**flow/design.v**
```verilog
module sync 
( 
    input  logic CLKip, 
    input  logic SIGi,
    output logic SIGo
);
    logic meta_sig;
    always_ff @(posedge CLKip) meta_sig <= SIGi;
    always_ff @(posedge CLKip) SIGo     <= meta_sig;
endmodule
module mem 
    # ( 
    parameter DATA_WIDTH = 32
    ) (
    input  logic                  CLKip,
    input  logic                  RDi,       
    input  logic                  WEi,     
    input  logic [DATA_WIDTH-1:0] DATAi,
    output logic [DATA_WIDTH-1:0] Qo
);
	logic [DATA_WIDTH-1:0] ram;
	always_ff @(posedge CLKip) if (WEi) ram <= DATAi;
	always_ff @(posedge CLKip) if (RDi) Qo <= ram;
endmodule
`timescale 1ns/1ps
module uart_rx 
    # (
    parameter FREQ_CLK  = 100_000_000,  
    parameter DATA_WDTH = 8          
    ) (
    input   wire                    CLKip,  
    input   wire                    RSTi,  
    input   wire                    RXi,  
    input   wire                    BAUD_RATE_RDi,  
    input   wire                    BAUD_RATE_WEi,  
    input   logic [31:0]            BAUD_RATEi,  
    output  logic                   DONEo,  
    output  logic                   READYo,  
    output  logic [DATA_WDTH-1:0]   DATAo  
    );
    int unsigned                    baud_rate;  
    int unsigned                    bit_cntr;  
    int unsigned                    half_bit_cntr;  
    logic                           half_rx_strb;  
    logic                           rx_strb;  
    int unsigned                    clk_count;  
    logic [$clog2(DATA_WDTH+1)-1:0] bit_idx;   
    logic [DATA_WDTH-1:0]           data;  
    logic                           rx;  
    logic                           rst;  
    logic                           done;  
    logic                           ready;  
    logic                           baud_rate_read;  
    logic                           baud_rate_we;  
    int unsigned                    br;  
    sync rx_stab (.CLKip (CLKip), .SIGi (RXi), .SIGo (rx));
    sync rst_stab (.CLKip (CLKip), .SIGi (RSTi), .SIGo (rst));
    sync br_we_stab (.CLKip (CLKip), .SIGi (BAUD_RATE_WEi), .SIGo (baud_rate_we));
    sync br_rd_stab (.CLKip (CLKip), .SIGi (BAUD_RATE_RDi), .SIGo (baud_rate_read));
    mem baud_rate_mem (
        .CLKip  (CLKip),
        .RDi    (baud_rate_read),  
        .WEi    (baud_rate_we),
        .DATAi  (baud_rate), 
        .Qo     (br)
        );
    typedef enum logic [1:0] {       
        IDLE    = 2'h0,
        START   = 2'h1,
        RECEIVE = 2'h2,
        STOP    = 2'h3
    } statetype;
    statetype STATE;
    always_comb begin: calc_bit_value
        baud_rate = BAUD_RATEi;
        bit_cntr = FREQ_CLK / baud_rate;
        half_bit_cntr = bit_cntr >> 1;
    end
always @(posedge CLKip) begin: strobe_logic
    if (rst) begin
        clk_count <= 0;
        half_rx_strb <= 0;
        rx_strb <= 0;
    end else begin
        case (STATE)
            IDLE: begin
                clk_count <= 0;
                half_rx_strb <= 0;
                rx_strb <= 0;
            end
            START: begin
                if (clk_count == half_bit_cntr) begin
                    half_rx_strb <= 1;
                    clk_count <= 0;
                end
                else begin
                    half_rx_strb <= 0;
                    clk_count <= clk_count + 1;
                end                
            end
            RECEIVE: begin
                if (clk_count == bit_cntr) begin
                    rx_strb <= 1;
                    clk_count <= 0;
                end
                else begin
                    rx_strb <= 0;
                    clk_count <= clk_count + 1;
                end                  
            end
            STOP: begin
                if (clk_count == bit_cntr) begin
                    rx_strb <= 1;
                    clk_count <= 0;
                end
                else begin
                    rx_strb <= 0;
                    clk_count <= clk_count + 1;
                end                  
            end  
            default: begin
                clk_count <= 0;
            end
        endcase
    end
end
    always_ff @(posedge CLKip) begin: fsm_uart_rx
        if (rst) begin
            bit_idx     <= 0;
            STATE       <= IDLE;
            done        <= 0;
        end
        else begin
            case (STATE)
                IDLE: begin
                    ready          <= 1;
                    if (rx == 1'b0) STATE <= rx ? IDLE : START;
                end
                START: begin
                    ready          <= 0;
                    done           <= 0;
                    if (half_rx_strb) begin
                        STATE <= rx ? IDLE : RECEIVE;
                    end
                    else begin 
                        STATE <= START;
                    end
                end
                RECEIVE: begin
                    if (rx_strb) begin
                        /*verilator lint_off WIDTHTRUNC*/                        
                        data[bit_idx] <= rx;
                        /*verilator lint_on WIDTHTRUNC*/
                        if (bit_idx < DATA_WDTH-1) begin 
                            bit_idx <= bit_idx + 1;
                        end
                        else begin 
                            bit_idx <= 0;
                            STATE   <= STOP;
                            done    <= 1;
                        end 
                    end
                    else begin
                        STATE <= RECEIVE;
                    end  
                end
                STOP: begin
                    if (rx_strb) STATE <= rx_strb ? IDLE : STOP;
                end
                default: begin
                    STATE <= IDLE;
                end 
            endcase            
        end   
    end 
    always_comb begin: set_out
        DATAo = data;
        READYo = ready;
        DONEo = done;
    end
endmodule
`timescale 1ns/1ps
module fifo #(
    parameter DATA_WIDTH = 8,
    parameter FIFO_DEPTH = 16,
    parameter LOG2_DEPTH = $clog2(FIFO_DEPTH)
) (
    input  logic                     CLKip,
    input  logic                     RSTi,
    input  logic                     WEi,
    input  logic [DATA_WIDTH-1:0]    DATAi,
    input  logic                     RDi,
    output logic [DATA_WIDTH-1:0]    DATAo,
    output logic                     FULLo,
    output logic                     EMPTYo
);
    logic [DATA_WIDTH-1:0] memory [0:FIFO_DEPTH-1];
    logic [LOG2_DEPTH:0]   count;
    logic [LOG2_DEPTH-1:0] wr_ptr;
    logic [LOG2_DEPTH-1:0] rd_ptr;
    logic [1:0] count_state;
    always_ff @(posedge CLKip or posedge RSTi) begin
        if (RSTi) begin
            wr_ptr  <= '0;
            rd_ptr  <= '0;
            count   <= '0;
            count_state <= '0;
        end 
        else begin
            if (WEi && !FULLo) begin: write
                wr_ptr <= (wr_ptr == '1) ? 0 : wr_ptr + 1;
            end
            if (RDi && !EMPTYo) begin: read
                rd_ptr <= (rd_ptr == '1) ? 0 : rd_ptr + 1;
            end
            case ({WEi && !FULLo, RDi && !EMPTYo})
                2'b01:   count <= count - 1;
                2'b10:   count <= count + 1;
                2'b11:   count <= count;
                default: count <= count;
            endcase
        end
    end
    always_ff @(posedge CLKip) begin
        if (!RSTi && WEi && !FULLo) memory[wr_ptr] <= DATAi;
        if (!RSTi && RDi && !EMPTYo) DATAo <= memory[rd_ptr];
    end
    always_comb begin: status
        FULLo  = (count == FIFO_DEPTH);
        EMPTYo = (count == 0);
    end
endmodule
`timescale 1ns/1ps
module uart #(
    parameter CLK_FREQ = 100_000_000,   
    parameter DATA_WIDTH = 8,           
    parameter FIFO_DEPTH = 16           
) (
    input  logic                    CLKip,        
    input  logic                    RSTi,         
    input  logic                    RXi,          
    input  logic [31:0]             BAUD_RATEi,   
    input  logic                    BAUD_RATE_WEi,  
    input  logic                    BAUD_RATE_RDi,  
    output logic                    DONEo,
    output logic [DATA_WIDTH-1:0]   DATAo,  
    output logic                    EMPTYo,   
    output logic                    FULLo     
);
    logic [DATA_WIDTH-1:0] data;
    logic done;
    logic ready;
    logic RDi;
    always_ff @(posedge CLKip) begin
        RDi <= 1;
        DONEo <=done;
    end
    uart_rx #(
        .FREQ_CLK       (CLK_FREQ),
        .DATA_WDTH      (DATA_WIDTH)
    ) uart_rx_inst (
        .CLKip          (CLKip),
        .RSTi           (RSTi),
        .RXi            (RXi),
        .BAUD_RATEi     (BAUD_RATEi),
        .BAUD_RATE_WEi  (BAUD_RATE_WEi),
        .BAUD_RATE_RDi  (BAUD_RATE_RDi),
        .DONEo          (done),
        .READYo         (ready),
        .DATAo          (data)
    );
    fifo #(
        .DATA_WIDTH     (DATA_WIDTH),
        .FIFO_DEPTH     (FIFO_DEPTH)
    ) fifo_inst (
        .CLKip          (CLKip),
        .RSTi           (RSTi),
        .WEi            (done),        
        .DATAi          (data),      
        .RDi            (RDi),          
        .DATAo          (DATAo),      
        .FULLo          (FULLo),      
        .EMPTYo         (EMPTYo)     
    );
endmodule
```
**flow/run.sh**
```bash
#!/bin/bash
# the make line also repeats each setting of config.mk as NAME=value (left out here)
make -C /OpenROAD-flow-scripts/flow DESIGN_CONFIG=/design/flow/config.mk WORK_HOME=/design/flow/orfs CLKGATE_MAP_FILE= finish
```
**flow/config.mk**
```make
export PLATFORM = sky130hd
export DESIGN_NAME = uart
export DESIGN_NICKNAME = uart
export VERILOG_FILES = /design/flow/design.v
export SDC_FILE = /design/flow/constraint.sdc
export NUM_CORES = 4
export LEC_CHECK = 0
export ABC_AREA = 1
export CAP_MARGIN = 20
export CELL_PAD_IN_SITES_DETAIL_PLACEMENT = 0
export CELL_PAD_IN_SITES_GLOBAL_PLACEMENT = 0
export CORE_ASPECT_RATIO = 0.51
export CORE_MARGIN = 3
export CORE_UTILIZATION = 72
export CTS_CLUSTER_SIZE = 59
export GPL_TIMING_DRIVEN = 1
export SETUP_SLACK_MARGIN = 2.45
export SLEW_MARGIN = 40
export TNS_END_PERCENT = 20
```
**flow/constraint.sdc**
```tcl
create_clock -name core_clock -period 47.0 [get_ports {CLKip}]
set_input_delay 9.4000 -clock core_clock [delete_from_list [all_inputs] [get_ports {CLKip}]]
set_output_delay 9.4000 -clock core_clock [all_outputs]
set_load 0.01 [all_outputs]
```
==> results.ini, run 1 <==
[outcome]
status = aborted with a tool error
haltStage = detailed placement (3_5_place_dp)
firstError = [ERROR DPL-0038] Utilization greater than 100%, impossible to legalize

[logic_synthesis]
ys_sh_xor_pct = 9.74
synthCells = 5951
yosys.area_share.aoi_pct = 19.2
ys_sh_mux_pct = 0.593
ys_top_logic_family = simple AND/OR/NAND/NOR gates
ys_cells = 5951
synth_cell_type_count = 92
netlist_area_sq_um = 38800
yosysSeqAreaShare_pct = 14.4
async_flop_share_pct = 6.34
yosys.area.top_type_share_pct = 16.4
ys_ff = 205
syn_area_per_cell_sq_um = 6.52
ff_type = edfxtp_1
common_cells = 1453 x nand2_1, 732 x inv_1, 535 x a21oi_1
yosysChipArea_sq_um = 38800
synth_top_cell_by_count = nand2_1
floorplan.nets = 6497
synth-edff-count = 144
yosys.area_share.simple_pct = 29.7
synthAdderAreaFrac_pct = 16.4
synth_area_leader_cell = ha_1
ys_top_cells_by_area = ha_1 16%, nand2_1 14%, edfxtp_1 11%
yosys_warnings = 5

[place]
gp_congestion = 1.12
port_buffers = 45

[floorplan]
die_w_um = 331
fp-row-count = 60
die_h_um = 172
chip_area_sq_um = 56900
initial_core_util_pct = 73.3
io_pins = 48
coreArea_sq_um = 53000

==> per-stage QoR <==
stage / std cells / hold WS (ns)
global placement: 8445 / 0.321
floorplan: 5951 / 0.310
==> inputs of run 2 (changes only) <==
ABC_AREA = unset   (was 1)
CELL_PAD_IN_SITES_DETAIL_PLACEMENT = unset   (was 0)
CELL_PAD_IN_SITES_GLOBAL_PLACEMENT = unset   (was 0)
CORE_ASPECT_RATIO = unset   (was 0.51)
CORE_MARGIN = 2   (was 3)
CORE_UTILIZATION = 40   (was 72)
CTS_CLUSTER_SIZE = unset   (was 59)
GPL_TIMING_DRIVEN = unset   (was 1)
PLACE_DENSITY = 0.6   (was unset)
SETUP_SLACK_MARGIN = -2.0   (was 2.45)
SLEW_MARGIN = 20   (was 40)
TNS_END_PERCENT = unset   (was 20)
clock period = 112.0 ns   (was 47.0 ns; I/O delays follow)
==> run 2 against run 1 <==
The run now finishes clean. Synthesized area up 6.9%. Die area is 87% higher. Synthesized cell count fell by 5.3%.
==> results.ini, run 2 <==
[sta]
fin_skew_ns = 0.0102
slew_violations = 0
fmax_ghz = 0.00929
tns_ns = 0
setup_violations = 0
slew_headroom_pct = 19.0
fin_crit_ns = 107.59
worst_slew_pin_slew_ns = 1.20
rsz0062_at_grt = false
hold_violations = 0
post-route-period-util_pct = 96.1

[outcome]
status = complete, no violations

[setup_path]
slowest_delay_ns = 1.04
critPathBufInv = 19
critPathSlowestCell = o311ai_0
worstRegToRegCells = 12
cp-end-kind = flop
crit_path_start = BAUD_RATEi[31]
cp.required_ns = 112.39
critPathMaxFanout = 39
r2r-end = uart_rx_inst.clk_count[3]
r2r-start = uart_rx_inst.clk_count[30]
critical_path_depth = 268
critPathArrivalTime_ns = 107.99
criticalPathCategory = input port to flop
crit_family = AND-OR/OR-AND gates
endpoint = uart_rx_inst.clk_count[3]
rrSetupSlack_ns = 108.12
start_kind = input port
path_common_cell = ha_1

[logic_synthesis]
synth_top_cell_by_count = nor2_1
common_cells = 649 x nor2_1, 570 x nand2_1, 509 x ha_1
floorplan.nets = 6179
ys_sh_xor_pct = 9.48
synthAdderAreaFrac_pct = 15.3
synth_area_leader_cell = ha_1
ff_type = edfxtp_1
synth_cell_type_count = 107
yosysSeqAreaShare_pct = 13.5
netlist_area_sq_um = 41500
yosys.area_share.simple_pct = 23.3
ys_ff = 205
async_flop_share_pct = 6.34
syn_area_per_cell_sq_um = 7.37
ys_cells = 5633
yosys_warnings = 5
yosysChipArea_sq_um = 41500
ys_sh_mux_pct = 4.44
yosys.area.top_type_share_pct = 15.3
ys_top_logic_family = AND-OR/OR-AND gates
synthCells = 5633
synth-edff-count = 144
ys_top_cells_by_area = ha_1 15%, edfxtp_1 10%, xnor2_1 6.1%
yosys.area_share.aoi_pct = 29.9

[power]
pwr-share-comb_pct = 43.9
pg_clk_uw = 67.0
p_comb_uw = 123
switchingPower_uw = 105
power.internal_uw = 175
p_leak_uw = 0.0182
p_sw_share_pct = 37.5
power.density_nw_per_um2 = 6.32
clock_power_share_pct = 24.0
maxPowerGroup = combinational logic
power_uw = 280
powerSeq_uw = 89.9
ir_worst_vdd_mv = 0.0243
seqPwrFrac_pct = 32.1

[route]
routed_wl_um = 160000
viasPerCell = 6.36
drc = 0
drtIter0Drc = 4916
diodes = 0
routedWlPerCell_um = 22.9
ant_nets = 0
num_vias = 44400
dr.pass1.iters = 6

[place]
gp_congestion = 1.01
placed_cell_area_sq_um = 43600
dp_hpwl_um = 125000
port_buffers = 45

[cts]
root_buffer = clkbuf_16
cts_buffers = 22
cts_tree = yes
cts_setup_buffers = 0
clock_path_buffers = 3
clk_latency_ns = 0.52
hold_buffers = 0
clkTransAtPathRegs_ns = 0.06
htreeDepth = 1
cts_sinks = 205
cts_resized = 0

[floorplan]
fp-row-count = 118
initial_core_util_pct = 40.2
io_pins = 48
die_w_um = 326
die_h_um = 326
coreArea_sq_um = 103000
chip_area_sq_um = 106000

[global_route]
track_usage_pct = 28.6
grt_overflow = 0
antenna_found_initial = 3
grt_max_degree = 52
grt_pass1_vias = 40500
grt_pass1_wl_um = 240000

[layout]
final_area_sq_um = 44200
fillCellCount = 10700
nets = 6125
area_growth_pct = 6.53
utilization_pct = 42.8

[worst_hold_path]
holdPathStages = 0
hold_path_end = uart_rx_inst.rst_stab.SIGo
hp-start = uart_rx_inst.rst_stab.meta_sig
hold_class = flop to flop

[flow_run]
maxCapViolations = 0
warnings = 35

-- run 2: routing by layer --
layer	vias up	routed length (um)	GRT usage, %	share of wire (%)
met5	-	34	0	0.021
met4	6	7640	11.6	4.8
met2	2113	68800	45.2	43
met1	20900	69800	39.8	44
li1	21000	-	-	-
met3	350	13300	2.42	8.4
-- run 2: cell type report --
class                   instances  area (sq um)  share of cell area, %
inverters                     206           773                   1.75
clock inverters                16          86.3                  0.195
repair buffers                138          1150                   2.59
well taps                    1380          1730                   3.91
clock buffers                  24           568                   1.28
multi-input cells            5006         34300                   77.6
flip-flops and latches        205          5610                   12.7
-- run 2: per-stage QoR --
stage,hold slack [ns],instances,setup WS (ns)
floorplan,0.310,5633,19.68
global placement,0.326,6935,6.73
detailed placement,0.316,6935,6.45
CTS,0.332,6975,6.72
global route,0.345,6975,0.0806
finish,0.330,6975,4.41
==> inputs of run 3 (changes only) <==
CORE_UTILIZATION = 65   (was 40)
CTS_CLUSTER_DIAMETER = 376   (was unset)
SETUP_SLACK_MARGIN = unset   (was -2.0)
clock period = 67.8 ns   (was 112.0 ns; I/O delays follow)
==> run 3 against run 2 <==
The run now fails in clock tree synthesis (4_1_cts). Synthesized cell count stayed put. Die area is 38% lower. Synthesized area stayed put.
==> results.ini, run 3 <==
[place]
port_buffers = 45
dp_slack_ns = -10.27
gp_congestion = 1.14
dp_hpwl_um = 199000

[logic_synthesis]
synth_area_leader_cell = ha_1
ff_type = edfxtp_1
synthAdderAreaFrac_pct = 15.3
ys_top_logic_family = AND-OR/OR-AND gates
common_cells = 649 x nor2_1, 570 x nand2_1, 509 x ha_1
synthCells = 5633
synth_top_cell_by_count = nor2_1
floorplan.nets = 6179
ys_sh_xor_pct = 9.48
ys_ff = 205
ys_sh_mux_pct = 4.44
syn_area_per_cell_sq_um = 7.37
yosysChipArea_sq_um = 41500
yosys.area_share.aoi_pct = 29.9
yosysSeqAreaShare_pct = 13.5
synth_cell_type_count = 107
yosys.area.top_type_share_pct = 15.3
ys_top_cells_by_area = ha_1 15%, edfxtp_1 10%, xnor2_1 6.1%
netlist_area_sq_um = 41500
async_flop_share_pct = 6.34
yosys_warnings = 5
yosys.area_share.simple_pct = 23.3
ys_cells = 5633
synth-edff-count = 144

[floorplan]
die_w_um = 257
chip_area_sq_um = 65900
initial_core_util_pct = 65.8
die_h_um = 257
coreArea_sq_um = 63100
io_pins = 48
fp-row-count = 92

[outcome]
haltStage = clock tree synthesis (4_1_cts)
firstError = [ERROR DPL-0038] Utilization greater than 100%, impossible to legalize
status = aborted with a tool error

[run 3: per-stage QoR]
| stage | utilization (%) | cells | power [uW] | hold WS [ns] | instance area (sq um) |
|---|---|---|---|---|---|
| floorplan | - | 5633 | 303 | 0.310 | 44200 |
| global placement | 96.9 | 8569 | 405 | 0.310 | 61200 |
| detailed placement | 96.9 | 8569 | 447 | 0.321 | 61200 |
==> inputs of run 4 (changes only) <==
ABC_AREA = 1   (was unset)
CAP_MARGIN = 30   (was 20)
CELL_PAD_IN_SITES_DETAIL_PLACEMENT = 0   (was unset)
CELL_PAD_IN_SITES_GLOBAL_PLACEMENT = 0   (was unset)
CORE_ASPECT_RATIO = 1.45   (was unset)
CORE_UTILIZATION = 72   (was 65)
CTS_CLUSTER_DIAMETER = 397   (was 376)
CTS_CLUSTER_SIZE = 59   (was unset)
GPL_ROUTABILITY_DRIVEN = 0   (was unset)
GPL_TIMING_DRIVEN = 1   (was unset)
HOLD_SLACK_MARGIN = -0.09   (was unset)
PLACE_DENSITY = 0.43   (was 0.6)
SETUP_SLACK_MARGIN = -0.47   (was unset)
SLEW_MARGIN = 40   (was 20)
TNS_END_PERCENT = 5   (was unset)
clock period = 53.5 ns   (was 67.8 ns; I/O delays follow)
==> run 4 against run 3 <==
The flow stops in detailed placement (3_5_place_dp). Die area decreased by 15%. Synthesized area decreased by 6.4%. Synthesized cell count increased by 5.6%.
==> results.ini, run 4 <==
[outcome]
haltStage = detailed placement (3_5_place_dp)
firstError = [ERROR DPL-0038] Utilization greater than 100%, impossible to legalize
status = aborted with a tool error

[logic_synthesis]
common_cells = 1453 x nand2_1, 732 x inv_1, 535 x a21oi_1
yosysChipArea_sq_um = 38800
yosys.area_share.simple_pct = 29.7
async_flop_share_pct = 6.34
synth_cell_type_count = 92
synthAdderAreaFrac_pct = 16.4
ys_sh_mux_pct = 0.593
yosysSeqAreaShare_pct = 14.4
yosys.area_share.aoi_pct = 19.2
ys_sh_xor_pct = 9.74
synthCells = 5951
yosys.area.top_type_share_pct = 16.4
yosys_warnings = 5
ys_cells = 5951
ys_top_cells_by_area = ha_1 16%, nand2_1 14%, edfxtp_1 11%
syn_area_per_cell_sq_um = 6.52
synth_area_leader_cell = ha_1
netlist_area_sq_um = 38800
synth-edff-count = 144
ys_top_logic_family = simple AND/OR/NAND/NOR gates
floorplan.nets = 6497
synth_top_cell_by_count = nand2_1
ff_type = edfxtp_1
ys_ff = 205

[floorplan]
initial_core_util_pct = 72.8
fp-row-count = 102
chip_area_sq_um = 55800
io_pins = 48
die_w_um = 197
coreArea_sq_um = 53300
die_h_um = 284

[place]
port_buffers = 45

run 4: metrics by stage:
stage / hold WS, ns / instance area [sq um] / instances / power (uW)
2_1_floorplan: 0.310 / 39600 / 5951 / 367
3_3_place_gp: 0.316 / 54000 / 8409 / 481
==> inputs of run 5 (changes only) <==
ABC_AREA = 0   (was 1)
CAP_MARGIN = 20   (was 30)
CORE_ASPECT_RATIO = 0.94   (was 1.45)
CORE_UTILIZATION = 58   (was 72)
CTS_CLUSTER_DIAMETER = unset   (was 397)
CTS_CLUSTER_SIZE = unset   (was 59)
GPL_ROUTABILITY_DRIVEN = unset   (was 0)
HOLD_SLACK_MARGIN = unset   (was -0.09)
PLACE_DENSITY = unset   (was 0.43)
SETUP_SLACK_MARGIN = -0.56   (was -0.47)
SLEW_MARGIN = 20   (was 40)
clock period = 69.5 ns   (was 53.5 ns; I/O delays follow)
==> run 5 against run 4 <==
The run fails in global routing (5_1_grt). Synthesized area rose by 6.9%. Die area rose by 32%. Synthesized cell count fell by 5.3%.
==> results.ini, run 5 <==
[outcome]
status = aborted with a tool error
haltStage = global routing (5_1_grt)
firstError = [ERROR GRT-0116] Global routing finished with congestion. Check the congestion regions in the DRC Viewer.

[logic_synthesis]
ys_cells = 5633
syn_area_per_cell_sq_um = 7.37
yosysChipArea_sq_um = 41500
ys_ff = 205
ys_sh_mux_pct = 4.44
synthAdderAreaFrac_pct = 15.3
ys_top_logic_family = AND-OR/OR-AND gates
common_cells = 649 x nor2_1, 570 x nand2_1, 509 x ha_1
async_flop_share_pct = 6.34
yosysSeqAreaShare_pct = 13.5
ys_sh_xor_pct = 9.48
yosys_warnings = 5
synthCells = 5633
synth_area_leader_cell = ha_1
yosys.area_share.simple_pct = 23.3
yosys.area_share.aoi_pct = 29.9
yosys.area.top_type_share_pct = 15.3
floorplan.nets = 6179
synth_top_cell_by_count = nor2_1
ys_top_cells_by_area = ha_1 15%, edfxtp_1 10%, xnor2_1 6.1%
netlist_area_sq_um = 41500
synth-edff-count = 144
synth_cell_type_count = 107
ff_type = edfxtp_1

[floorplan]
die_h_um = 263
fp-row-count = 95
chip_area_sq_um = 73700
coreArea_sq_um = 71200
initial_core_util_pct = 58.3
die_w_um = 280
io_pins = 48

[place]
dp_hpwl_um = 164000
port_buffers = 45
dpl.cell_count = 8640
gp_congestion = 1.11
dp_slack_ns = -6.36

[cts]
cts_sinks = 205
root_buffer = clkbuf_16
clock_path_buffers = 3
cts_buffers = 21
htreeDepth = 1
hold_buffers = 0

[global_route]
grt_overflow = 199
track_usage_pct = 71.4

run 5: stage by stage:
stage / TNS [ns] / instance area, sq um
after CTS: -116.59 / 63200
after floorplan: -33.50 / 44100
after global placement: -160.36 / 61000
after detailed placement: -213.65 / 61000
run 5: repair_timing:
| item | 4_1_cts |
|---|---|
| setup endpoints to repair | 34 |
| setup buffers | 60 |
| gates resized | 223 |
| pin swaps | 68 |
| gates cloned | 2 |
run 5: layer usage:
| metal | GRT overflow | global-route usage (%) |
|---|---|---|
| met5 | 2 | 36.6 |
| met4 | 67 | 60.3 |
| met3 | 16 | 51.4 |
| met2 | 95 | 88.8 |
| met1 | 19 | 76.8 |
==> inputs of run 6 (changes only) <==
ABC_AREA = 1   (was 0)
CELL_PAD_IN_SITES_DETAIL_PLACEMENT = unset   (was 0)
CORE_ASPECT_RATIO = unset   (was 0.94)
CORE_MARGIN = 10   (was 2)
CORE_UTILIZATION = 22   (was 58)
CTS_CLUSTER_SIZE = 17   (was unset)
GPL_ROUTABILITY_DRIVEN = 1   (was unset)
MAX_ROUTING_LAYER = met4   (was unset)
PLACE_DENSITY_LB_ADDON = 0.13   (was unset)
SETUP_SLACK_MARGIN = 5.0   (was -0.56)
TNS_END_PERCENT = 55   (was 5)
clock period = 174.0 ns   (was 69.5 ns; I/O delays follow)
==> run 6 against run 5 <==
The run now finishes clean. Synthesized area is 6.4% lower. Synthesized cell count is 5.6% higher. Die area grew to 2.6 times the previous value.
==> results.ini, run 6 <==
[route]
num_vias = 37200
routedWlPerCell_um = 16.0
drtIter0Drc = 1871
drc = 0
ant_nets = 0
dr.pass1.iters = 5
viasPerCell = 4.49
routed_wl_um = 133000

[cts]
cts_setup_buffers = 0
cts_tree = yes
htreeDepth = 1
cts_buffers = 23
clk_latency_ns = 0.53
hold_buffers = 0
cts_resized = 0
clock_path_buffers = 3
clkTransAtPathRegs_ns = 0.07
root_buffer = clkbuf_16
cts_sinks = 205

[logic_synthesis]
yosysChipArea_sq_um = 38800
yosys.area_share.aoi_pct = 19.2
synthAdderAreaFrac_pct = 16.4
synthCells = 5951
yosysSeqAreaShare_pct = 14.4
synth_cell_type_count = 92
ys_ff = 205
floorplan.nets = 6497
ys_top_cells_by_area = ha_1 16%, nand2_1 14%, edfxtp_1 11%
async_flop_share_pct = 6.34
yosys.area.top_type_share_pct = 16.4
synth-edff-count = 144
netlist_area_sq_um = 38800
common_cells = 1453 x nand2_1, 732 x inv_1, 535 x a21oi_1
synth_area_leader_cell = ha_1
ff_type = edfxtp_1
yosys.area_share.simple_pct = 29.7
ys_top_logic_family = simple AND/OR/NAND/NOR gates
ys_sh_mux_pct = 0.593
ys_sh_xor_pct = 9.74
synth_top_cell_by_count = nand2_1
ys_cells = 5951
yosys_warnings = 5
syn_area_per_cell_sq_um = 6.52

[layout]
area_growth_pct = 9.13
nets = 6480
fin_cells = 8290
fillCellCount = 19900

[global_route]
track_usage_pct = 13.7
met3_usage_pct = 0.865
globalRouteMet2Util_pct = 23.4
grt_max_degree = 68
grt_use_met1_pct = 18.1
antenna_found_initial = 1
grt_pass1_wl_um = 209000
gr-max-usage-layer = met2
grt_overflow = 0
grt_pass1_vias = 37200

[floorplan]
chip_area_sq_um = 194000
io_pins = 48
die_h_um = 440
fp-row-count = 154
coreArea_sq_um = 176000
initial_core_util_pct = 22.1
die_w_um = 440

[setup_path]
r2r-end = uart_rx_inst.clk_count[3]
r2r-start = uart_rx_inst.clk_count[29]
criticalPathCategory = input port to flop
cp-end-kind = flop
critPathBufInv = 81
crit_path_start = BAUD_RATEi[24]
crit_family = simple AND/OR/NAND/NOR gates
slowest_delay_ns = 0.85
critPathSlowestCell = a21boi_4
path_common_cell = nand2_1
critical_path_depth = 483
cp.required_ns = 174.37
rrSetupSlack_ns = 169.56
endpoint = uart_rx_inst.clk_count[3]
start_kind = input port
critPathMaxFanout = 41
critPathArrivalTime_ns = 114.04
worstRegToRegCells = 12

[power]
powerSeq_uw = 57.3
pwr-share-comb_pct = 42.2
maxPowerGroup = combinational logic
p_leak_uw = 0.0203
pg_clk_uw = 47.3
clock_power_share_pct = 26.1
switchingPower_uw = 72.4
p_sw_share_pct = 40.0
power.density_nw_per_um2 = 4.27
ir_worst_vdd_mv = 0.00697
seqPwrFrac_pct = 31.7
power.internal_uw = 108
p_comb_uw = 76.4

[sta]
setup_violations = 0
rsz0062_at_grt = false
hold_violations = 0
worst_slew_pin_slew_ns = 0.987
slew_violations = 0
fin_skew_ns = 0.0223
tns_ns = 0
slew_headroom_pct = 34.0
fmax_ghz = 0.00880
post-route-period-util_pct = 65.3
fin_crit_ns = 113.67
timing.hold.ws_ns = 0.342

[outcome]
status = complete, no violations

[place]
dp_hpwl_um = 106000
gp_congestion = 0.795
port_buffers = 45
dpl.cell_count = 8249

[flow_run]
maxCapViolations = 0
warnings = 35

[worst_hold_path]
hold_path_end = uart_rx_inst.rst_stab.SIGo
holdPathStages = 0
hold_class = flop to flop
hp-start = uart_rx_inst.rst_stab.meta_sig

## run 6: layout make-up
cell class | instances | area [sq um] | share of cell area, %
multi-input cells | 4838 | 29400 | 69.3
flip-flops and latches | 205 | 5610 | 13.2
well taps | 2340 | 2930 | 6.91
inverters | 775 | 2930 | 6.90
repair buffers | 91 | 813 | 1.92
clock buffers | 29 | 598 | 1.41
clock inverters | 11 | 109 | 0.257
diodes | 1 | 2.50 | 0.00591
## run 6: per-stage QoR
stage	cell area (sq um)	power, uW	util [%]	setup WS [ns]
2_1_floorplan	38800	112	-	80.48
3_3_place_gp	41600	136	23.7	58.81
3_5_place_dp	41700	136	23.7	58.85
4_1_cts	42400	184	24.1	59.18
5_1_grt	42400	195	24.1	51.28
6_report	42400	181	24.1	60.33
## run 6: per-layer routing
layer  up-vias  wire length, um
li1      19900                -
met1     16900            65900
met2       316            61900
met3        84             2710
met4         0             1950
met5         -                0
==> inputs of run 7 (changes only) <==
ABC_AREA = unset   (was 1)
CELL_PAD_IN_SITES_GLOBAL_PLACEMENT = unset   (was 0)
CORE_MARGIN = 2   (was 10)
CORE_UTILIZATION = 40   (was 22)
CTS_CLUSTER_DIAMETER = 102   (was unset)
CTS_CLUSTER_SIZE = unset   (was 17)
GPL_ROUTABILITY_DRIVEN = unset   (was 1)
GPL_TIMING_DRIVEN = unset   (was 1)
HOLD_SLACK_MARGIN = -0.04   (was unset)
MAX_ROUTING_LAYER = unset   (was met4)
PLACE_DENSITY_LB_ADDON = unset   (was 0.13)
SETUP_SLACK_MARGIN = unset   (was 5.0)
TNS_END_PERCENT = unset   (was 55)
clock period = 120.0 ns   (was 174.0 ns; I/O delays follow)
==> run 7 against run 6 <==
Register-to-register slack worse by 54 ns. Global-route usage grew 15 points. Still clean on timing, DRC and antenna. Critical path type unchanged. Design area up 4.5%.
==> results.ini, run 7 <==
[route]
routed_wl_um = 162000
routedWlPerCell_um = 23.2
viasPerCell = 6.35
num_vias = 44300
drc = 0
drtIter0Drc = 4545
diodes = 0
dr.pass1.iters = 6
ant_nets = 0

[cts]
root_buffer = clkbuf_16
clock_path_buffers = 3
cts_tree = yes
cts_buffers = 23
hold_buffers = 0
htreeDepth = 1
clkTransAtPathRegs_ns = 0.06
cts_setup_buffers = 0
clk_latency_ns = 0.53
cts_resized = 0
cts_sinks = 205

[floorplan]
die_h_um = 326
initial_core_util_pct = 40.2
chip_area_sq_um = 106000
die_w_um = 326
io_pins = 48
coreArea_sq_um = 103000
fp-row-count = 118

[power]
pwr-share-comb_pct = 43.0
switchingPower_uw = 97.9
p_comb_uw = 114
power.density_nw_per_um2 = 6.00
ir_worst_vdd_mv = 0.0197
p_leak_uw = 0.0182
powerSeq_uw = 83.8
clock_power_share_pct = 25.4
p_sw_share_pct = 36.9
seqPwrFrac_pct = 31.6
pg_clk_uw = 67.5
maxPowerGroup = combinational logic
power.internal_uw = 168

[sta]
fin_crit_ns = 109.09
rsz0062_at_grt = false
slew_headroom_pct = 18.1
hold_violations = 0
fin_skew_ns = 0.0113
setup_violations = 0
tns_ns = 0
worst_slew_pin_slew_ns = 1.22
fmax_ghz = 0.00917
worst_slack_ns = 10.91
slew_violations = 0
post-route-period-util_pct = 90.9

[global_route]
grt_overflow = 0
antenna_found_initial = 1
track_usage_pct = 29.1
grt_pass1_wl_um = 245000
grt_max_degree = 54
grt_pass1_vias = 40500

[logic_synthesis]
ys_sh_mux_pct = 4.44
synth_cell_type_count = 107
yosys.area_share.aoi_pct = 29.9
ff_type = edfxtp_1
ys_top_logic_family = AND-OR/OR-AND gates
async_flop_share_pct = 6.34
yosys_warnings = 5
yosysSeqAreaShare_pct = 13.5
floorplan.nets = 6179
yosysChipArea_sq_um = 41500
ys_cells = 5633
ys_top_cells_by_area = ha_1 15%, edfxtp_1 10%, xnor2_1 6.1%
yosys.area_share.simple_pct = 23.3
ys_sh_xor_pct = 9.48
syn_area_per_cell_sq_um = 7.37
synthAdderAreaFrac_pct = 15.3
ys_ff = 205
synth_top_cell_by_count = nor2_1
synth-edff-count = 144
yosys.area.top_type_share_pct = 15.3
netlist_area_sq_um = 41500
common_cells = 649 x nor2_1, 570 x nand2_1, 509 x ha_1
synth_area_leader_cell = ha_1
synthCells = 5633

[setup_path]
r2r-start = uart_rx_inst.clk_count[30]
slowest_delay_ns = 0.92
start_kind = input port
criticalPathCategory = input port to flop
critical_path_depth = 268
cp.required_ns = 120.40
rrSetupSlack_ns = 116.01
critPathBufInv = 23
critPathSlowestCell = o31ai_1
crit_family = AND-OR/OR-AND gates
cp-end-kind = flop
crit_path_start = BAUD_RATEi[31]
path_common_cell = ha_1
r2r-end = uart_rx_inst.clk_count[4]
critPathArrivalTime_ns = 109.50
worstRegToRegCells = 12
critPathMaxFanout = 39
endpoint = uart_rx_inst.clk_count[4]

[worst_hold_path]
hold_class = flop to flop
hold_path_end = uart_rx_inst.rst_stab.SIGo
hp-start = uart_rx_inst.rst_stab.meta_sig
holdPathStages = 0

[flow_run]
warnings = 35
maxCapViolations = 0

[layout]
area_growth_pct = 6.68
seqCellArea_sq_um = 5610
logic_area_sq_um = 34300
fillCellCount = 10600
nets = 6122

[place]
gp_congestion = 0.994
port_buffers = 45
dp_slack_ns = 12.44
dp_hpwl_um = 127000

[outcome]
status = complete, no violations

==> run 7: routing by layer <==
layer | track usage [%] | wire length (um)
met5 | 0 | 18
met4 | 12.1 | 7870
met3 | 3.27 | 12800
met2 | 46.1 | 70100
met1 | 40.1 | 71000
==> run 7: through the flow <==
stage	hold slack, ns	util [%]	total power, uW	area, sq um	std cells
floorplan	0.310	-	167	41500	5633
global placement	0.316	42.2	197	43500	6930
detailed placement	0.312	42.2	198	43500	6930
CTS	0.325	42.9	266	44200	6972
global route	0.344	42.9	281	44300	6973
finish	0.326	42.9	266	44300	6973
==> run 7: area by class of cell <==
| type | instances | share of cell area, % |
|---|---|---|
| Timing Repair Buffer | 134 | 2.56 |
| Inverter | 206 | 1.75 |
| Tap cell | 1380 | 3.90 |
| Clock inverter | 13 | 0.277 |
| Clock buffer | 29 | 1.37 |
| Multi-Input combinational cell | 5006 | 77.5 |
| Sequential cell | 205 | 12.7 |
==> inputs of run 8 (changes only) <==
ABC_AREA = 1   (was unset)
CORE_UTILIZATION = 62   (was 40)
CTS_CLUSTER_DIAMETER = 282   (was 102)
CTS_CLUSTER_SIZE = 99   (was unset)
HOLD_SLACK_MARGIN = unset   (was -0.04)
PLACE_DENSITY = 0.6   (was unset)
clock period = 66.1 ns   (was 120.0 ns; I/O delays follow)
==> run 8 against run 7 <==
The flow now stops in global routing (5_1_grt). Die area decreased by 39%. Synthesized cell count increased by 5.6%. Synthesized area down 6.4%.
==> results.ini, run 8 <==
[floorplan]
die_w_um = 254
fp-row-count = 91
io_pins = 48
die_h_um = 254
chip_area_sq_um = 64600
initial_core_util_pct = 62.8
coreArea_sq_um = 61800

[cts]
htreeDepth = 1
hold_buffers = 0
clock_path_buffers = 3
cts_buffers = 6
root_buffer = clkbuf_16
cts_sinks = 205

[logic_synthesis]
synth_area_leader_cell = ha_1
synthCells = 5951
floorplan.nets = 6497
yosys.area.top_type_share_pct = 16.4
async_flop_share_pct = 6.34
yosysSeqAreaShare_pct = 14.4
synth_top_cell_by_count = nand2_1
yosysChipArea_sq_um = 38800
ys_sh_mux_pct = 0.593
syn_area_per_cell_sq_um = 6.52
synth_cell_type_count = 92
ys_top_cells_by_area = ha_1 16%, nand2_1 14%, edfxtp_1 11%
synth-edff-count = 144
ys_ff = 205
yosys.area_share.simple_pct = 29.7
yosys.area_share.aoi_pct = 19.2
ff_type = edfxtp_1
common_cells = 1453 x nand2_1, 732 x inv_1, 535 x a21oi_1
ys_top_logic_family = simple AND/OR/NAND/NOR gates
netlist_area_sq_um = 38800
yosys_warnings = 5
synthAdderAreaFrac_pct = 16.4
ys_sh_xor_pct = 9.74
ys_cells = 5951

[outcome]
status = aborted with a tool error
firstError = [ERROR DPL-0038] Utilization greater than 100%, impossible to legalize
haltStage = global routing (5_1_grt)

[place]
dpl.cell_count = 8623
dp_slack_ns = -9.08
port_buffers = 45
gp_congestion = 0.964
dp_hpwl_um = 113000

## run 8: repair_timing
action,CTS
cloned,5
setup endpoints to repair,34
pin swaps,134
gates resized,180
buffers inserted,156
## run 8: stage by stage
step                TNS, ns  instance area, sq um  utilization [%]  total power [uW]
global placement    -227.50                 55400             89.5               394
floorplan            -64.44                 40400                -               300
CTS                 -211.18                 57600             93.1               474
detailed placement  -306.76                 55400             89.5               409
==> inputs of run 9 (changes only) <==
ABC_AREA = 0   (was 1)
CELL_PAD_IN_SITES_DETAIL_PLACEMENT = 2   (was unset)
CORE_ASPECT_RATIO = 1.5   (was unset)
CORE_MARGIN = 7   (was 2)
CORE_UTILIZATION = 40   (was 62)
CTS_CLUSTER_DIAMETER = 89   (was 282)
CTS_CLUSTER_SIZE = 73   (was 99)
GPL_TIMING_DRIVEN = 0   (was unset)
MIN_ROUTING_LAYER = met2   (was unset)
PLACE_DENSITY = unset   (was 0.6)
PLACE_DENSITY_LB_ADDON = 0.28   (was unset)
SLEW_MARGIN = 5   (was 20)
clock period = 163.0 ns   (was 66.1 ns; I/O delays follow)
==> run 9 against run 8 <==
The flow again stops in global routing (5_1_grt). Synthesized area increased by 6.9%. Synthesized cell count shrank 5.3%. Die area up 75%.
==> results.ini, run 9 <==
[logic_synthesis]
synthAdderAreaFrac_pct = 15.3
yosys.area_share.aoi_pct = 29.9
async_flop_share_pct = 6.34
yosys_warnings = 5
yosys.area_share.simple_pct = 23.3
yosysSeqAreaShare_pct = 13.5
ys_cells = 5633
ys_top_cells_by_area = ha_1 15%, edfxtp_1 10%, xnor2_1 6.1%
ys_ff = 205
synthCells = 5633
synth-edff-count = 144
common_cells = 649 x nor2_1, 570 x nand2_1, 509 x ha_1
ys_sh_mux_pct = 4.44
synth_top_cell_by_count = nor2_1
netlist_area_sq_um = 41500
ff_type = edfxtp_1
yosysChipArea_sq_um = 41500
yosys.area.top_type_share_pct = 15.3
synth_cell_type_count = 107
floorplan.nets = 6179
syn_area_per_cell_sq_um = 7.37
synth_area_leader_cell = ha_1
ys_sh_xor_pct = 9.48
ys_top_logic_family = AND-OR/OR-AND gates

[place]
port_buffers = 44
dp_slack_ns = 16.49
dp_hpwl_um = 226000
placed_cell_area_sq_um = 44200
gp_congestion = 1.12
dpl.cell_count = 7033

[cts]
cts_buffers = 10
root_buffer = clkbuf_16
cts_resized = 0
clock_path_buffers = 3
hold_buffers = 0
htreeDepth = 1
cts_sinks = 205
cts_setup_buffers = 0

[floorplan]
fp-row-count = 144
coreArea_sq_um = 103000
chip_area_sq_um = 113000
io_pins = 48
die_h_um = 408
initial_core_util_pct = 40.4
die_w_um = 277

[outcome]
firstError = [ERROR GRT-0116] Global routing finished with congestion. Check the congestion regions in the DRC Viewer.
status = aborted with a tool error
haltStage = global routing (5_1_grt)

[global_route]
track_usage_pct = 83.4
grt_overflow = 619

## run 9: stage by stage
| step | util, % | power [uW] | hold slack (ns) |
|---|---|---|---|
| after global placement | 42.4 | 150 | 0.312 |
| after detailed placement | 43.0 | 160 | 0.319 |
| after CTS | 43.4 | 200 | 0.314 |
| after floorplan | - | 123 | 0.310 |
## run 9: per-layer routing
layer,GRT overflow,GRT usage (%)
met5,54,60.8
met4,145,72.3
met3,283,88.5
met2,137,87.3
met1,-,-
==> inputs of run 10 (changes only) <==
CELL_PAD_IN_SITES_DETAIL_PLACEMENT = 1   (was 2)
CELL_PAD_IN_SITES_GLOBAL_PLACEMENT = 1   (was unset)
CORE_ASPECT_RATIO = 0.94   (was 1.5)
CORE_MARGIN = 2   (was 7)
CORE_UTILIZATION = 52   (was 40)
CTS_CLUSTER_DIAMETER = 225   (was 89)
CTS_CLUSTER_SIZE = unset   (was 73)
GPL_ROUTABILITY_DRIVEN = 0   (was unset)
PLACE_DENSITY_LB_ADDON = 0.1   (was 0.28)
SETUP_SLACK_MARGIN = -0.56   (was unset)
SLEW_MARGIN = 10   (was 5)
TNS_END_PERCENT = 85   (was unset)
clock period = 174.0 ns   (was 163.0 ns; I/O delays follow)
==> run 10 against run 9 <==
The flow again stops in global routing (5_1_grt). Die area decreased by 27%. Synthesized area unchanged. Synthesized cell count unchanged.
==> results.ini, run 10 <==
[outcome]
status = aborted with a tool error
haltStage = global routing (5_1_grt)
firstError = [ERROR GRT-0116] Global routing finished with congestion. Check the congestion regions in the DRC Viewer.

[logic_synthesis]
synth_cell_type_count = 107
common_cells = 649 x nor2_1, 570 x nand2_1, 509 x ha_1
ys_top_cells_by_area = ha_1 15%, edfxtp_1 10%, xnor2_1 6.1%
async_flop_share_pct = 6.34
syn_area_per_cell_sq_um = 7.37
netlist_area_sq_um = 41500
synth-edff-count = 144
yosys.area.top_type_share_pct = 15.3
yosys_warnings = 5
synthCells = 5633
yosys.area_share.simple_pct = 23.3
synth_top_cell_by_count = nor2_1
yosysChipArea_sq_um = 41500
synth_area_leader_cell = ha_1
yosys.area_share.aoi_pct = 29.9
ys_sh_mux_pct = 4.44
synthAdderAreaFrac_pct = 15.3
ys_cells = 5633
floorplan.nets = 6179
ys_sh_xor_pct = 9.48
ff_type = edfxtp_1
ys_ff = 205
ys_top_logic_family = AND-OR/OR-AND gates
yosysSeqAreaShare_pct = 13.5

[floorplan]
die_w_um = 295
io_pins = 48
fp-row-count = 100
die_h_um = 278
coreArea_sq_um = 79100
chip_area_sq_um = 82100
initial_core_util_pct = 52.5

[place]
dpl.cell_count = 6772
dp_hpwl_um = 154000
dp_slack_ns = 37.34
port_buffers = 44

[cts]
cts_buffers = 23
cts_sinks = 205
clock_path_buffers = 3
htreeDepth = 1
root_buffer = clkbuf_16
cts_setup_buffers = 0
hold_buffers = 0
cts_resized = 0

[global_route]
grt_overflow = 270
track_usage_pct = 82.5

==> run 10: per-stage QoR <==
stage | total power (uW) | area (sq um)
after CTS | 199 | 44600
after detailed placement | 141 | 43700
after global placement | 136 | 43300
after floorplan | 115 | 41500
==> run 10: routing by layer <==
metal / global-route usage, % / GRT overflow
met1: - / -
met2: 84.8 / 16
met3: 91.6 / 198
met4: 65.4 / 23
met5: 71.5 / 33
==> inputs of run 11 (changes only) <==
ABC_AREA = unset   (was 0)
CELL_PAD_IN_SITES_DETAIL_PLACEMENT = unset   (was 1)
CELL_PAD_IN_SITES_GLOBAL_PLACEMENT = unset   (was 1)
CORE_ASPECT_RATIO = unset   (was 0.94)
CORE_UTILIZATION = 58   (was 52)
CTS_CLUSTER_DIAMETER = unset   (was 225)
GPL_ROUTABILITY_DRIVEN = unset   (was 0)
GPL_TIMING_DRIVEN = unset   (was 0)
MIN_ROUTING_LAYER = unset   (was met2)
PLACE_DENSITY_LB_ADDON = unset   (was 0.1)
SETUP_SLACK_MARGIN = 0.53   (was -0.56)
SLEW_MARGIN = 20   (was 10)
TNS_END_PERCENT = 5   (was 85)
clock period = 74.3 ns   (was 174.0 ns; I/O delays follow)
==> run 11 against run 10 <==
The flow again stops in global routing (5_1_grt). Die area is 10% lower. Synthesized cell count stayed put. Synthesized area unchanged.
==> results.ini, run 11 <==
[logic_synthesis]
ys_cells = 5633
yosys.area_share.simple_pct = 23.3
ys_top_cells_by_area = ha_1 15%, edfxtp_1 10%, xnor2_1 6.1%
ys_top_logic_family = AND-OR/OR-AND gates
netlist_area_sq_um = 41500
ys_ff = 205
synthCells = 5633
floorplan.nets = 6179
yosysChipArea_sq_um = 41500
synth-edff-count = 144
synth_cell_type_count = 107
ff_type = edfxtp_1
synthAdderAreaFrac_pct = 15.3
yosysSeqAreaShare_pct = 13.5
yosys_warnings = 5
ys_sh_xor_pct = 9.48
synth_area_leader_cell = ha_1
async_flop_share_pct = 6.34
synth_top_cell_by_count = nor2_1
yosys.area_share.aoi_pct = 29.9
yosys.area.top_type_share_pct = 15.3
common_cells = 649 x nor2_1, 570 x nand2_1, 509 x ha_1
ys_sh_mux_pct = 4.44
syn_area_per_cell_sq_um = 7.37

[cts]
htreeDepth = 1
cts_buffers = 22
clock_path_buffers = 3
root_buffer = clkbuf_16
cts_sinks = 205

[floorplan]
io_pins = 48
die_h_um = 271
die_w_um = 271
coreArea_sq_um = 71100
fp-row-count = 98
initial_core_util_pct = 58.4
chip_area_sq_um = 73700

[place]
placed_cell_area_sq_um = 60500
dp_slack_ns = -4.74
dp_hpwl_um = 165000
gp_congestion = 1.11
port_buffers = 45

[outcome]
status = aborted with a tool error
haltStage = global routing (5_1_grt)
firstError = [ERROR GRT-0116] Global routing finished with congestion. Check the congestion regions in the DRC Viewer.

[global_route]
grt_overflow = 1077
track_usage_pct = 80.2

[run 11: metal layers]
layer	overflow	track usage, %
met4	307	79.2
met3	34	61.5
met5	4	45.1
met2	685	98.2
met1	47	80.5
[run 11: repair_timing]
action,4_1_cts
pin swaps,185
endpoints found under the hold margin,0
endpoints found under the setup margin,34
resized,432
setup buffers,156
hold buffers,0
cloned,4
[run 11: through the flow]
stage,std cells,util [%]
after floorplan,5633,-
after CTS,8911,90.5
after detailed placement,8714,85.1
after global placement,8714,85.1
==> inputs of run 12 (changes only) <==
ABC_AREA = 0   (was unset)
CAP_MARGIN = 35   (was 20)
CELL_PAD_IN_SITES_DETAIL_PLACEMENT = 1   (was unset)
CELL_PAD_IN_SITES_GLOBAL_PLACEMENT = 1   (was unset)
CORE_ASPECT_RATIO = 1.02   (was unset)
CORE_UTILIZATION = 52   (was 58)
CTS_CLUSTER_DIAMETER = 225   (was unset)
GPL_ROUTABILITY_DRIVEN = 0   (was unset)
GPL_TIMING_DRIVEN = 0   (was unset)
MIN_ROUTING_LAYER = met2   (was unset)
SETUP_SLACK_MARGIN = -0.56   (was 0.53)
SLEW_MARGIN = 15   (was 20)
TNS_END_PERCENT = 25   (was 5)
clock period = 174.0 ns   (was 74.3 ns; I/O delays follow)
==> run 12 against run 11 <==
The run again fails in global routing (5_1_grt). Synthesized cell count is the same. Die area grew 11%. Synthesized area is the same.
==> results.ini, run 12 <==
[logic_synthesis]
yosys.area_share.aoi_pct = 29.9
yosys.area.top_type_share_pct = 15.3
synth-edff-count = 144
ys_ff = 205
common_cells = 649 x nor2_1, 570 x nand2_1, 509 x ha_1
netlist_area_sq_um = 41500
ys_cells = 5633
yosysSeqAreaShare_pct = 13.5
yosys.area_share.simple_pct = 23.3
floorplan.nets = 6179
ff_type = edfxtp_1
synthCells = 5633
ys_top_cells_by_area = ha_1 15%, edfxtp_1 10%, xnor2_1 6.1%
ys_sh_mux_pct = 4.44
yosysChipArea_sq_um = 41500
yosys_warnings = 5
synth_area_leader_cell = ha_1
syn_area_per_cell_sq_um = 7.37
synth_top_cell_by_count = nor2_1
async_flop_share_pct = 6.34
synthAdderAreaFrac_pct = 15.3
synth_cell_type_count = 107
ys_top_logic_family = AND-OR/OR-AND gates
ys_sh_xor_pct = 9.48

[cts]
root_buffer = clkbuf_16
cts_buffers = 23
hold_buffers = 0
cts_setup_buffers = 0
clock_path_buffers = 3
cts_resized = 0
cts_sinks = 205
htreeDepth = 1

[outcome]
firstError = [ERROR GRT-0116] Global routing finished with congestion. Check the congestion regions in the DRC Viewer.
status = aborted with a tool error
haltStage = global routing (5_1_grt)

[place]
dp_hpwl_um = 154000
placed_cell_area_sq_um = 43900
dpl.cell_count = 6780
port_buffers = 44

[global_route]
grt_overflow = 6
track_usage_pct = 77.6

[floorplan]
fp-row-count = 104
coreArea_sq_um = 79000
die_h_um = 289
die_w_um = 284
chip_area_sq_um = 82100
io_pins = 48
initial_core_util_pct = 52.5

[run 12: layer usage]
metal / overflow / global-route usage, %
met1: - / -
met2: 0 / 82.2
met3: 5 / 85.0
met4: 0 / 59.5
met5: 1 / 58.2
[run 12: per-stage QoR]
stage                     hold slack, ns  setup slack, ns  utilization, %
after floorplan                    0.310            69.28               -
after global placement             0.312            36.96            54.8
after detailed placement           0.320            37.48            55.6
after CTS                          0.342            37.14            56.7
==> inputs of run 13 (changes only) <==
ABC_AREA = unset   (was 0)
CAP_MARGIN = 20   (was 35)
CELL_PAD_IN_SITES_DETAIL_PLACEMENT = unset   (was 1)
CELL_PAD_IN_SITES_GLOBAL_PLACEMENT = unset   (was 1)
CORE_ASPECT_RATIO = unset   (was 1.02)
CORE_UTILIZATION = 58   (was 52)
CTS_CLUSTER_DIAMETER = unset   (was 225)
GPL_ROUTABILITY_DRIVEN = unset   (was 0)
GPL_TIMING_DRIVEN = unset   (was 0)
MIN_ROUTING_LAYER = unset   (was met2)
SETUP_SLACK_MARGIN = 0.53   (was -0.56)
SLEW_MARGIN = 20   (was 15)
TNS_END_PERCENT = 5   (was 25)
clock period = 74.6 ns   (was 174.0 ns; I/O delays follow)
==> run 13 against run 12 <==
Synthesized cell count unchanged. Synthesized area unchanged. Die area decreased by 10%. The flow again stops in global routing (5_1_grt).
==> results.ini, run 13 <==
[logic_synthesis]
syn_area_per_cell_sq_um = 7.37
synth_cell_type_count = 107
synth-edff-count = 144
ys_sh_xor_pct = 9.48
ys_sh_mux_pct = 4.44
ff_type = edfxtp_1
floorplan.nets = 6179
yosys.area.top_type_share_pct = 15.3
ys_cells = 5633
synthAdderAreaFrac_pct = 15.3
yosys_warnings = 5
synth_area_leader_cell = ha_1
yosysChipArea_sq_um = 41500
netlist_area_sq_um = 41500
ys_top_logic_family = AND-OR/OR-AND gates
yosysSeqAreaShare_pct = 13.5
yosys.area_share.simple_pct = 23.3
async_flop_share_pct = 6.34
yosys.area_share.aoi_pct = 29.9
common_cells = 649 x nor2_1, 570 x nand2_1, 509 x ha_1
ys_ff = 205
ys_top_cells_by_area = ha_1 15%, edfxtp_1 10%, xnor2_1 6.1%
synthCells = 5633
synth_top_cell_by_count = nor2_1

[place]
placed_cell_area_sq_um = 60400
port_buffers = 45
dp_hpwl_um = 163000
gp_congestion = 1.09

[cts]
clock_path_buffers = 3
htreeDepth = 1
hold_buffers = 0
cts_buffers = 21
root_buffer = clkbuf_16
cts_sinks = 205

[floorplan]
die_w_um = 271
initial_core_util_pct = 58.4
fp-row-count = 98
io_pins = 48
coreArea_sq_um = 71100
chip_area_sq_um = 73700
die_h_um = 271

[outcome]
haltStage = global routing (5_1_grt)
firstError = [ERROR GRT-0116] Global routing finished with congestion. Check the congestion regions in the DRC Viewer.
status = aborted with a tool error

[global_route]
track_usage_pct = 81.2
grt_overflow = 790

## run 13: layer usage
| metal | GRT overflow | global-route usage, % |
|---|---|---|
| met5 | 10 | 46.7 |
| met2 | 398 | 96.0 |
| met1 | 88 | 82.6 |
| met4 | 224 | 77.1 |
| met3 | 70 | 66.7 |
## run 13: metrics by stage
step / worst slack (ns) / hold WS, ns / TNS, ns / util, % / std cells
after floorplan: 0.541 / 0.310 / 0 / - / 5633
after global placement: -2.87 / 0.310 / -95.23 / 85.0 / 8712
after detailed placement: -4.71 / 0.318 / -157.07 / 85.0 / 8712
after CTS: -0.286 / 0.333 / -7.15 / 89.5 / 8863
## run 13: timing repair
item | 4_1_cts
pin swaps | 164
gates cloned | 4
buffers inserted | 110
resized | 361
endpoints found under the setup margin | 34
==> inputs of run 14 (changes only) <==
CORE_UTILIZATION = 64   (was 58)
CTS_CLUSTER_DIAMETER = 358   (was unset)
CTS_CLUSTER_SIZE = 93   (was unset)
PLACE_DENSITY = 0.41   (was unset)
SETUP_SLACK_MARGIN = unset   (was 0.53)
TNS_END_PERCENT = unset   (was 5)
clock period = 29.6 ns   (was 74.6 ns; I/O delays follow)
==> run 14 against run 13 <==
The run fails in clock tree synthesis (4_1_cts). Synthesized cell count unchanged. Die area shrank 9.2%. Synthesized area did not move.
==> results.ini, run 14 <==
[outcome]
status = aborted with a tool error
haltStage = clock tree synthesis (4_1_cts)
firstError = [ERROR DPL-0038] Utilization greater than 100%, impossible to legalize

[floorplan]
coreArea_sq_um = 64200
fp-row-count = 93
chip_area_sq_um = 66900
die_h_um = 259
die_w_um = 259
io_pins = 48
initial_core_util_pct = 64.6

[logic_synthesis]
yosysChipArea_sq_um = 41500
ys_cells = 5633
async_flop_share_pct = 6.34
ys_sh_xor_pct = 9.48
synth-edff-count = 144
synth_top_cell_by_count = nor2_1
netlist_area_sq_um = 41500
ff_type = edfxtp_1
common_cells = 649 x nor2_1, 570 x nand2_1, 509 x ha_1
ys_top_cells_by_area = ha_1 15%, edfxtp_1 10%, xnor2_1 6.1%
yosysSeqAreaShare_pct = 13.5
yosys.area.top_type_share_pct = 15.3
synthCells = 5633
syn_area_per_cell_sq_um = 7.37
yosys.area_share.aoi_pct = 29.9
yosys.area_share.simple_pct = 23.3
ys_top_logic_family = AND-OR/OR-AND gates
yosys_warnings = 5
synthAdderAreaFrac_pct = 15.3
ys_ff = 205
ys_sh_mux_pct = 4.44
synth_area_leader_cell = ha_1
floorplan.nets = 6179
synth_cell_type_count = 107

[place]
dpl.cell_count = 8630
gp_congestion = 1.18
placed_cell_area_sq_um = 61500
dp_slack_ns = -40.28
dp_hpwl_um = 206000
port_buffers = 45

==> run 14: per-stage QoR <==
step,utilization [%],power [uW]
3_5_place_dp,95.8,1030
3_3_place_gp,95.8,940
2_1_floorplan,-,694
==> inputs of run 15 (changes only) <==
ABC_AREA = 1   (was unset)
CORE_MARGIN = 7   (was 2)
CORE_UTILIZATION = 40   (was 64)
CTS_CLUSTER_DIAMETER = 23   (was 358)
CTS_CLUSTER_SIZE = unset   (was 93)
PLACE_DENSITY = 0.6   (was 0.41)
SLEW_MARGIN = 40   (was 20)
clock period = 163.0 ns   (was 29.6 ns; I/O delays follow)
==> run 15 against run 14 <==
The run now finishes clean. Die area rose by 58%. Synthesized cell count rose by 5.6%. Synthesized area fell by 6.4%.
==> results.ini, run 15 <==
[setup_path]
r2r-end = uart_rx_inst.clk_count[27]
criticalPathCategory = input port to flop
cp-end-kind = flop
r2r-start = uart_rx_inst.clk_count[30]
critPathMaxFanout = 40
crit_family = simple AND/OR/NAND/NOR gates
endpoint = uart_rx_inst.clk_count[27]
cp.required_ns = 163.47
slowest_delay_ns = 0.62
critPathArrivalTime_ns = 106.79
critical_path_depth = 484
start_kind = input port
crit_path_start = BAUD_RATEi[24]
rrSetupSlack_ns = 158.88
critPathBufInv = 76
critPathSlowestCell = nand2_1
path_common_cell = nand2_1
worstRegToRegCells = 14

[floorplan]
initial_core_util_pct = 40.3
fp-row-count = 114
io_pins = 48
die_h_um = 326
coreArea_sq_um = 96400
die_w_um = 326
chip_area_sq_um = 106000

[power]
power.density_nw_per_um2 = 5.77
switchingPower_uw = 84.1
p_comb_uw = 77.9
p_sw_share_pct = 34.6
power.internal_uw = 159
clock_power_share_pct = 42.8
pwr-share-comb_pct = 32.0
maxPowerGroup = the clock network
power_uw = 243
seqPwrFrac_pct = 25.2
pg_clk_uw = 104
p_leak_uw = 0.0209
powerSeq_uw = 61.2
ir_worst_vdd_mv = 0.00707

[layout]
fillCellCount = 10200
fin_cells = 7285
utilization_pct = 43.7
area_growth_pct = 8.58
nets = 6508

[worst_hold_path]
holdPathStages = 0
hold_class = flop to flop
hold_path_end = uart_rx_inst.rst_stab.SIGo
hp-start = uart_rx_inst.rst_stab.meta_sig

[logic_synthesis]
ys_cells = 5951
synthAdderAreaFrac_pct = 16.4
ys_sh_mux_pct = 0.593
synth-edff-count = 144
synth_area_leader_cell = ha_1
yosysChipArea_sq_um = 38800
floorplan.nets = 6497
netlist_area_sq_um = 38800
syn_area_per_cell_sq_um = 6.52
yosys.area_share.aoi_pct = 19.2
yosys.area_share.simple_pct = 29.7
synth_cell_type_count = 92
synth_top_cell_by_count = nand2_1
ys_ff = 205
yosys.area.top_type_share_pct = 16.4
synthCells = 5951
yosysSeqAreaShare_pct = 14.4
common_cells = 1453 x nand2_1, 732 x inv_1, 535 x a21oi_1
yosys_warnings = 5
ys_sh_xor_pct = 9.74
async_flop_share_pct = 6.34
ff_type = edfxtp_1
ys_top_cells_by_area = ha_1 16%, nand2_1 14%, edfxtp_1 11%
ys_top_logic_family = simple AND/OR/NAND/NOR gates

[cts]
clk_latency_ns = 0.59
htreeDepth = 2
cts_sinks = 205
cts_tree = yes
hold_buffers = 0
root_buffer = clkbuf_16
cts_setup_buffers = 0
clock_path_buffers = 3
clkTransAtPathRegs_ns = 0.04
cts_buffers = 54
cts_resized = 0

[route]
dr.pass1.iters = 5
num_vias = 38200
viasPerCell = 5.24
routedWlPerCell_um = 15.4
routed_wl_um = 112000
drc = 0
ant_nets = 0
drtIter0Drc = 2463

[place]
port_buffers = 45
dp_hpwl_um = 87200
dpl.cell_count = 7182
gp_congestion = 0.893

[flow_run]
maxCapViolations = 0
warnings = 35

[global_route]
grt_pass1_wl_um = 183000
grt_pass1_vias = 35500
grt_max_degree = 68
track_usage_pct = 20.3
grt_overflow = 0
antenna_found_initial = 0

[sta]
post-route-period-util_pct = 65.2
tns_ns = 0
setup_violations = 0
worst_slew_pin_slew_ns = 0.853
slew_violations = 0
rsz0062_at_grt = false
hold_violations = 0
slew_headroom_pct = 41.7
fin_crit_ns = 106.32
fin_skew_ns = 0.0368
fmax_ghz = 0.00941

[outcome]
status = complete, no violations

[run 15: cell type report]
| type | instances | area [sq um] | share of cell area [%] |
|---|---|---|---|
| clock inverter | 40 | 432 | 1.02 |
| antenna | 1 | 2.50 | 0.00594 |
| inverter | 775 | 2930 | 6.94 |
| sequential | 205 | 5610 | 13.3 |
| timing repair buffer | 88 | 778 | 1.85 |
| tap | 1276 | 1600 | 3.79 |
| clock buffer | 62 | 1410 | 3.35 |
| multi-input combinational | 4838 | 29400 | 69.7 |
[run 15: stage by stage]
stage / area (sq um) / setup WS [ns] / hold slack (ns)
floorplan: 38800 / 71.68 / 0.310
global placement: 40300 / 56.87 / 0.318
detailed placement: 40300 / 56.67 / 0.321
CTS: 42100 / 56.94 / 0.372
global route: 42200 / 48.24 / 0.384
finish: 42200 / 56.68 / 0.366
[run 15: routing by layer]
layer  global-route usage [%]  vias up  routed length (um)
met1                     29.8    17300               57300
met3                     1.70      131                4590
met4                     4.71        0                2660
met2                     32.3      765               47900
met5                        0        -                   0
li1                         -    20000                   -
==> inputs of run 16 (changes only) <==
ABC_AREA = unset   (was 1)
CORE_MARGIN = 2   (was 7)
CORE_UTILIZATION = 57   (was 40)
CTS_CLUSTER_DIAMETER = unset   (was 23)
PLACE_DENSITY = unset   (was 0.6)
SLEW_MARGIN = 20   (was 40)
clock period = 62.0 ns   (was 163.0 ns; I/O delays follow)
==> run 16 against run 15 <==
The flow now stops in global routing (5_1_grt). Synthesized cell count down 5.3%. Synthesized area up 6.9%. Die area down 29%.
==> results.ini, run 16 <==
[cts]
root_buffer = clkbuf_16
hold_buffers = 0
cts_buffers = 21
htreeDepth = 1
clock_path_buffers = 3
cts_sinks = 205

[place]
dpl.cell_count = 8700
placed_cell_area_sq_um = 61500
gp_congestion = 1.08
dp_hpwl_um = 164000
port_buffers = 45

[floorplan]
fp-row-count = 98
die_h_um = 274
chip_area_sq_um = 75000
io_pins = 48
die_w_um = 274
coreArea_sq_um = 71700
initial_core_util_pct = 57.9

[outcome]
haltStage = global routing (5_1_grt)
firstError = [ERROR GRT-0116] Global routing finished with congestion. Check the congestion regions in the DRC Viewer.
status = aborted with a tool error

[logic_synthesis]
async_flop_share_pct = 6.34
ys_top_cells_by_area = ha_1 15%, edfxtp_1 10%, xnor2_1 6.1%
common_cells = 649 x nor2_1, 570 x nand2_1, 509 x ha_1
yosys.area_share.aoi_pct = 29.9
ys_sh_mux_pct = 4.44
synth_cell_type_count = 107
floorplan.nets = 6179
yosys_warnings = 5
ys_ff = 205
yosysChipArea_sq_um = 41500
ys_cells = 5633
yosys.area_share.simple_pct = 23.3
yosys.area.top_type_share_pct = 15.3
synth_area_leader_cell = ha_1
synthAdderAreaFrac_pct = 15.3
synthCells = 5633
synth-edff-count = 144
syn_area_per_cell_sq_um = 7.37
ys_top_logic_family = AND-OR/OR-AND gates
yosysSeqAreaShare_pct = 13.5
ys_sh_xor_pct = 9.48
synth_top_cell_by_count = nor2_1
ff_type = edfxtp_1
netlist_area_sq_um = 41500

[global_route]
grt_overflow = 1998
track_usage_pct = 86.0

-- run 16: metrics by stage --
step	power [uW]	worst slack, ns	hold slack, ns
3_3_place_gp	446	-10.67	0.310
3_5_place_dp	471	-12.67	0.314
4_1_cts	627	-7.86	0.346
2_1_floorplan	331	-6.83	0.310
-- run 16: per-layer routing --
| metal | overflow | global-route usage, % |
|---|---|---|
| met1 | 85 | 81.8 |
| met2 | 1337 | 105 |
| met3 | 61 | 69.6 |
| met4 | 509 | 92.8 |
| met5 | 6 | 43.3 |
-- run 16: what timing repair did --
item | 4_1_cts
gates resized | 583
buffers inserted | 205
pin swaps | 278
endpoints found under the setup margin | 34
cloned | 5
Power is estimated from default activity; no workload was simulated.
